## P
==> flow/design.v <==
module controller #(
    parameter [19:0] IDLE_CYCLES = 20'd351832    
)(
    input logic clk, 
    input logic rst, 
    output logic load_sreg, 
    output logic transmit_pixel, 
    output logic [5:0] pixel, 
    output logic [4:0] frame,
    output logic idle
);
    localparam TRANSMIT_FRAME       = 1'b0;
    localparam IDLE                 = 1'b1;
    localparam [2:0] READ_CH_VALS   = 3'b001;
    localparam [2:0] LOAD_SREG      = 3'b010;
    localparam [2:0] TRANSMIT_PIXEL = 3'b100;
    localparam [8:0] TRANSMIT_CYCLES    = 9'd360;        
    logic state;
    logic next_state;
    logic [2:0] transmit_phase;
    logic [2:0] next_transmit_phase;
    logic [5:0] pixel_counter;
    logic [4:0] frame_counter;
    logic [8:0] transmit_counter;
    logic [19:0] idle_counter;
    logic transmit_pixel_done;
    logic idle_done;
    assign transmit_pixel_done = (transmit_counter == TRANSMIT_CYCLES - 1);
    assign idle_done = (idle_counter == IDLE_CYCLES - 1);
    always_ff @(negedge clk) begin
        if (rst) begin
            state <= TRANSMIT_FRAME;
            transmit_phase <= READ_CH_VALS;
        end
        else begin
            state <= next_state;
            transmit_phase <= next_transmit_phase;
        end
    end
    always_comb begin
        next_state = 1'bx;
        unique case (state)
            TRANSMIT_FRAME:
                if ((pixel_counter == 6'd0) && (transmit_pixel_done))
                    next_state = IDLE;
                else
                    next_state = TRANSMIT_FRAME;
            IDLE:
                if (idle_done)
                    next_state = TRANSMIT_FRAME;
                else
                    next_state = IDLE;
        endcase
    end
    always_comb begin
        next_transmit_phase = READ_CH_VALS;
        if (state == TRANSMIT_FRAME) begin
            case (transmit_phase)
                READ_CH_VALS:
                    next_transmit_phase = LOAD_SREG;
                LOAD_SREG:
                    next_transmit_phase = TRANSMIT_PIXEL;
                TRANSMIT_PIXEL:
                    next_transmit_phase = transmit_pixel_done ? READ_CH_VALS : TRANSMIT_PIXEL;
            endcase
        end
    end
    always_ff @(negedge clk) begin
        if (rst) begin
            pixel_counter <= 6'd63;
        end
        else if ((state == TRANSMIT_FRAME) && transmit_pixel_done) begin
            pixel_counter <= pixel_counter - 1;
        end
    end
    always_ff @(negedge clk) begin
        if (rst) begin
            frame_counter <= 5'd0;
        end
        else if (idle_done) begin
            frame_counter <= frame_counter + 1;
        end
    end
    always_ff @(negedge clk) begin
        if (rst) begin
            transmit_counter <= 9'd0;
        end
        else if (transmit_phase == TRANSMIT_PIXEL) begin
            transmit_counter <= transmit_counter + 1;
        end
        else begin
            transmit_counter <= 9'd0;
        end
    end
    always_ff @(negedge clk) begin
        if (rst) begin
            idle_counter <= 20'd0;
        end
        else if (state == IDLE) begin
            idle_counter <= idle_counter + 1;
        end
        else begin
            idle_counter <= 20'd0;
        end
    end
    assign pixel = pixel_counter;
    assign frame = frame_counter;
    assign load_sreg = (transmit_phase == LOAD_SREG);
    assign transmit_pixel = (transmit_phase == TRANSMIT_PIXEL);
    assign idle = (state == IDLE);
endmodule
module ws2812b(
    input logic clk, 
    input logic rst, 
    input logic serial_in, 
    input logic transmit, 
    output logic ws2812b_out, 
    output logic shift
);
    localparam IDLE = 1'b0;
    localparam TRANSMITTING = 1'b1;
    localparam T0_CYCLE_COUNT = 4'd5;
    localparam T1_CYCLE_COUNT = 4'd10;
    localparam MAX_CYCLE_COUNT = 4'd15;
    logic state;
    logic [3:0] cycle_count;
    logic bit_being_sent;
    always_ff @(posedge clk) begin
        if (rst) begin
            state <= IDLE;
            cycle_count <= 4'd0;
            bit_being_sent <= 1'b0;
        end
        else unique case (state)
            IDLE:
                if (transmit == 1'b1) begin
                    state <= TRANSMITTING;
                    cycle_count <= 4'd0;
                    bit_being_sent <= serial_in;
                end
            TRANSMITTING:
                if (transmit == 1'b0) begin
                    state <= IDLE;
                end
                else if (cycle_count == MAX_CYCLE_COUNT - 1) begin
                    cycle_count <= 4'd0;
                    bit_being_sent <= serial_in;
                end
                else begin
                    cycle_count <= cycle_count + 1;
                end
        endcase
    end
    always_comb begin
        if (state == TRANSMITTING)
            if (bit_being_sent == 1'b0)
                ws2812b_out = (cycle_count < T0_CYCLE_COUNT);
            else
                ws2812b_out = (cycle_count < T1_CYCLE_COUNT);
        else
            ws2812b_out = 1'b0;
    end
    assign shift = (state == TRANSMITTING) && (cycle_count == 4'd0);
endmodule
module game_of_life (
    input logic clk,
    input logic update,
    input logic [63:0] current_bits,
    output logic [63:0] next_bits
);
    localparam num_rows = 8;
    localparam num_cols = 8;
    int idx;
    int neighbors;
    logic alive;
    int neighbor_row;
    int neighbor_col;
    int nidx;
    always_ff @(posedge clk) begin
        if (update) begin
            for (int row = 0; row < num_rows; row++) begin
                for (int col = 0; col < num_cols; col++) begin
                    idx = row * num_cols + col;
                    neighbors = 0;
                    for (int delta_row = -1; delta_row <= 1; delta_row++) begin
                        for (int delta_col = -1; delta_col <= 1; delta_col++) begin
                            if (!(delta_row == 0 && delta_col == 0)) begin
                                neighbor_row = (row + delta_row + num_rows) % num_rows;
                                neighbor_col = (col + delta_col + num_cols) % num_cols;
                                nidx = neighbor_row * num_cols + neighbor_col;
                                if (current_bits[nidx])
                                    neighbors = neighbors + 1;
                            end
                        end
                    end
                    alive = current_bits[idx];
                    if (alive) begin
                        if ((neighbors == 2) || (neighbors == 3))
                            next_bits[idx] <= 1'b1;
                        else
                            next_bits[idx] <= 1'b0;
                    end
                    else begin
                        if (neighbors == 3)
                            next_bits[idx] <= 1'b1;
                        else
                            next_bits[idx] <= 1'b0;
                    end
                end
            end
        end
    end
endmodule
module top(
    input logic clk,
    input logic rst,
    input logic [63:0] init_r,
    input logic [63:0] init_g,
    input logic [63:0] init_b,
    output logic _48b,
    output logic _45a
);
    logic [5:0] pixel;
    logic [4:0] frame;
    logic [10:0] address;
    logic [23:0] shift_reg;
    logic load_sreg;
    logic transmit_pixel;
    logic shift;
    logic ws2812b_out;
    logic ctrl_idle;
    localparam clock_rate = 12000000;
    assign address = { 5'd0, pixel };
    logic [7:0] frame_buffer_R [0:63];
    logic [7:0] frame_buffer_G [0:63];
    logic [7:0] frame_buffer_B [0:63];
    ws2812b u_ws (
        .clk                (clk),
        .rst                (rst),
        .serial_in          (shift_reg[23]),
        .transmit           (transmit_pixel),
        .ws2812b_out        (ws2812b_out),
        .shift              (shift)
    );
    controller #(
        .IDLE_CYCLES        (20'd1000)
    ) u_ctrl (
        .clk                (clk),
        .rst                (rst),
        .load_sreg          (load_sreg),
        .transmit_pixel     (transmit_pixel),
        .pixel              (pixel),
        .frame              (frame),
        .idle               (ctrl_idle)
    );
    localparam UPDATE_CYCLES = 30000;
    localparam logic [7:0] BRIGHTNESS = 8'h05;
    logic [63:0] frame_bits_R, frame_bits_G, frame_bits_B;
    logic [63:0] next_bits_R, next_bits_G, next_bits_B;
    logic auto_update_sig;
    always_comb begin
        for (int i = 0; i < 64; i++) begin
            frame_bits_R[i] = frame_buffer_R[i];
            frame_bits_G[i] = frame_buffer_G[i];
            frame_bits_B[i] = frame_buffer_B[i];
        end
    end
    game_of_life u_gol_R (
        .clk            (clk),
        .update         (auto_update_sig),
        .current_bits   (frame_bits_R),
        .next_bits      (next_bits_R)
    );
    game_of_life u_gol_G (
        .clk            (clk),
        .update         (auto_update_sig),
        .current_bits   (frame_bits_G),
        .next_bits      (next_bits_G)
    );
    game_of_life u_gol_B (
        .clk            (clk),
        .update         (auto_update_sig),
        .current_bits   (frame_bits_B),
        .next_bits      (next_bits_B)
    );
    logic [$clog2(clock_rate) - 1:0] copy_counter;
    logic update_pending;
    always_ff @(posedge clk) begin
        if (rst) begin
            copy_counter <= 0;
            auto_update_sig <= 1'b0;
            update_pending <= 1'b0;
            for (int i = 0; i < 64; i++) begin
                frame_buffer_R[i] <= init_r[i] ? BRIGHTNESS : 8'h00;
                frame_buffer_G[i] <= init_g[i] ? BRIGHTNESS : 8'h00;
                frame_buffer_B[i] <= init_b[i] ? BRIGHTNESS : 8'h00;
            end
        end
        else begin
            if (UPDATE_CYCLES != 0) begin
                if (copy_counter == UPDATE_CYCLES - 1) begin
                    copy_counter <= 0;
                    auto_update_sig <= 1'b1;
                    update_pending <= 1'b1;
                end else begin
                    copy_counter <= copy_counter + 1;
                    auto_update_sig <= 1'b0;
                end
            end else begin
                auto_update_sig <= 1'b0;
            end
            if (update_pending && ctrl_idle && !auto_update_sig) begin
                update_pending <= 1'b0;
                for (int i = 0; i < 64; i++) begin
                    frame_buffer_R[i] <= next_bits_R[i] ? BRIGHTNESS : 8'h00;
                    frame_buffer_G[i] <= next_bits_G[i] ? BRIGHTNESS : 8'h00;
                    frame_buffer_B[i] <= next_bits_B[i] ? BRIGHTNESS : 8'h00;
                end
            end
        end
    end
    always_ff @(posedge clk) begin
        if (rst) begin
            shift_reg <= 24'd0;
        end
        else if (load_sreg) begin
            shift_reg <= { frame_buffer_G[address], frame_buffer_R[address], frame_buffer_B[address] };
        end
        else if (shift) begin
            shift_reg <= { shift_reg[22:0], 1'b0 };
        end
    end
    assign _48b = ws2812b_out;
    assign _45a = ~ws2812b_out;
endmodule
clock: 5.11 ns
lec_check: 0
cap_margin: 20
cell_pad_in_sites_detail_placement: 2
core_aspect_ratio: 0.85
core_margin: 2
core_utilization: 47
cts_cluster_size: 53
gpl_routability_driven: 0
hold_slack_margin: 0.15
max_routing_layer: met4
min_routing_layer: met2
place_density: 0.89
slew_margin: 20
tns_end_percent: 10
run.sh (not shown) runs the stock make flow with config.mk's settings and CLKGATE_MAP_FILE=.
P got as far as clock tree synthesis, where a tool error ended the run.
Relative to P, the following input files were edited for Q:
# P
export LEC_CHECK = 0
export CAP_MARGIN = 20
export CELL_PAD_IN_SITES_DETAIL_PLACEMENT = 2
export CORE_ASPECT_RATIO = 0.85
export CORE_MARGIN = 2
export CORE_UTILIZATION = 47
export CTS_CLUSTER_SIZE = 53
export GPL_ROUTABILITY_DRIVEN = 0
export HOLD_SLACK_MARGIN = 0.15
export MAX_ROUTING_LAYER = met4
export MIN_ROUTING_LAYER = met2
export PLACE_DENSITY = 0.89
export SLEW_MARGIN = 20
export TNS_END_PERCENT = 10
create_clock -name core_clock -period 5.11 [get_ports {clk}]
# Q
export LEC_CHECK = 0
export CAP_MARGIN = 5
export CORE_MARGIN = 2
export CORE_UTILIZATION = 72
export CTS_CLUSTER_DIAMETER = 77
export CTS_CLUSTER_SIZE = 14
export HOLD_SLACK_MARGIN = 0.29
export SLEW_MARGIN = 20
create_clock -name core_clock -period 4.8 [get_ports {clk}]
--- outcome ---
Between Q and P, the instance area at placement figures differ only marginally. Taking P as the reference point, the effective utilization at floorplan of Q rises by 25 points. As far as summed standard-cell area reported by yosys goes, Q and P are indistinguishable; the numbers are identical. Worst setup slack before clock tree synthesis: Q vs P up 4170 ps. Diff Q..P | basic-gate share of the synthesized area counting and, or, nand and nor cells | unchanged. Reported for Q and P, share of async-settable or async-resettable flops after synthesis turned out identical to the last digit. The log for P ends in clock tree synthesis with error DPL-0033, so the run never completed. Q had finished all stages when the layout checks came back failing, citing setup timing. Compared with P, in Q placed instance count now sits lower; die area now sits lower; area after synthesis now sits at about the same level; row count now sits lower; number of standard cells after synthesis now sits at about the same level.
Relative to Q, the following input files were edited for R:
# Q
export LEC_CHECK = 0
export CAP_MARGIN = 5
export CORE_MARGIN = 2
export CORE_UTILIZATION = 72
export CTS_CLUSTER_DIAMETER = 77
export CTS_CLUSTER_SIZE = 14
export HOLD_SLACK_MARGIN = 0.29
export SLEW_MARGIN = 20
create_clock -name core_clock -period 4.8 [get_ports {clk}]
# R
export LEC_CHECK = 0
export ABC_AREA = 0
export CAP_MARGIN = 25
export CELL_PAD_IN_SITES_DETAIL_PLACEMENT = 2
export CELL_PAD_IN_SITES_GLOBAL_PLACEMENT = 1
export CORE_ASPECT_RATIO = 1.32
export CORE_MARGIN = 8
export CORE_UTILIZATION = 40
export CTS_CLUSTER_SIZE = 93
export GPL_ROUTABILITY_DRIVEN = 1
export HOLD_SLACK_MARGIN = -0.09
export MAX_ROUTING_LAYER = met5
export SLEW_MARGIN = 20
export TNS_END_PERCENT = 80
create_clock -name core_clock -period 14.6 [get_ports {clk}]
[summary]
- R was carried through to the last stage, and its layout satisfied the timing, DRC and antenna checks.
- Peak ir drop on the vdd network: lower on R
- The number of placed instances, taps included in Q is 0.929 times that in R.
- R vs Q: critical path depth down
- Taking Q as the reference, in R minimum setup slack among reg-to-reg paths moved up, residual overflow from global routing stayed essentially flat, aggregate routed wire length rose by about 22%.
diff inputs: R => S
# R
export LEC_CHECK = 0
export ABC_AREA = 0
export CAP_MARGIN = 25
export CELL_PAD_IN_SITES_DETAIL_PLACEMENT = 2
export CELL_PAD_IN_SITES_GLOBAL_PLACEMENT = 1
export CORE_ASPECT_RATIO = 1.32
export CORE_MARGIN = 8
export CORE_UTILIZATION = 40
export CTS_CLUSTER_SIZE = 93
export GPL_ROUTABILITY_DRIVEN = 1
export HOLD_SLACK_MARGIN = -0.09
export MAX_ROUTING_LAYER = met5
export SLEW_MARGIN = 20
export TNS_END_PERCENT = 80
create_clock -name core_clock -period 14.6 [get_ports {clk}]
# S
export LEC_CHECK = 0
export CAP_MARGIN = 20
export CORE_ASPECT_RATIO = 0.98
export CORE_MARGIN = 2
export CORE_UTILIZATION = 72
export CTS_CLUSTER_DIAMETER = 60
export CTS_CLUSTER_SIZE = 13
export HOLD_SLACK_MARGIN = 0.29
export PLACE_DENSITY_LB_ADDON = 0.29
export SETUP_SLACK_MARGIN = 0.76
export SLEW_MARGIN = 20
create_clock -name core_clock -period 5.71 [get_ports {clk}]
### Flow results
No stage failed in S, and the final checks on the layout all came back clean. Min first-pass iteration count of the detailed router across S and R: R. Min non-clock buffer count across S and R: R. R leaves more setup margin than S. Taking R as the reference, in S post-DP HPWL has decreased, power drawn by the combinational cells rose by about 160%. R → S: power has increased; share of cell area taken by flip-flops and latches shows a reduction of 0.38 points. S reports a higher count of clock-buffer cells in the layout than R does.
Power is estimated from default activity; no workload was simulated.
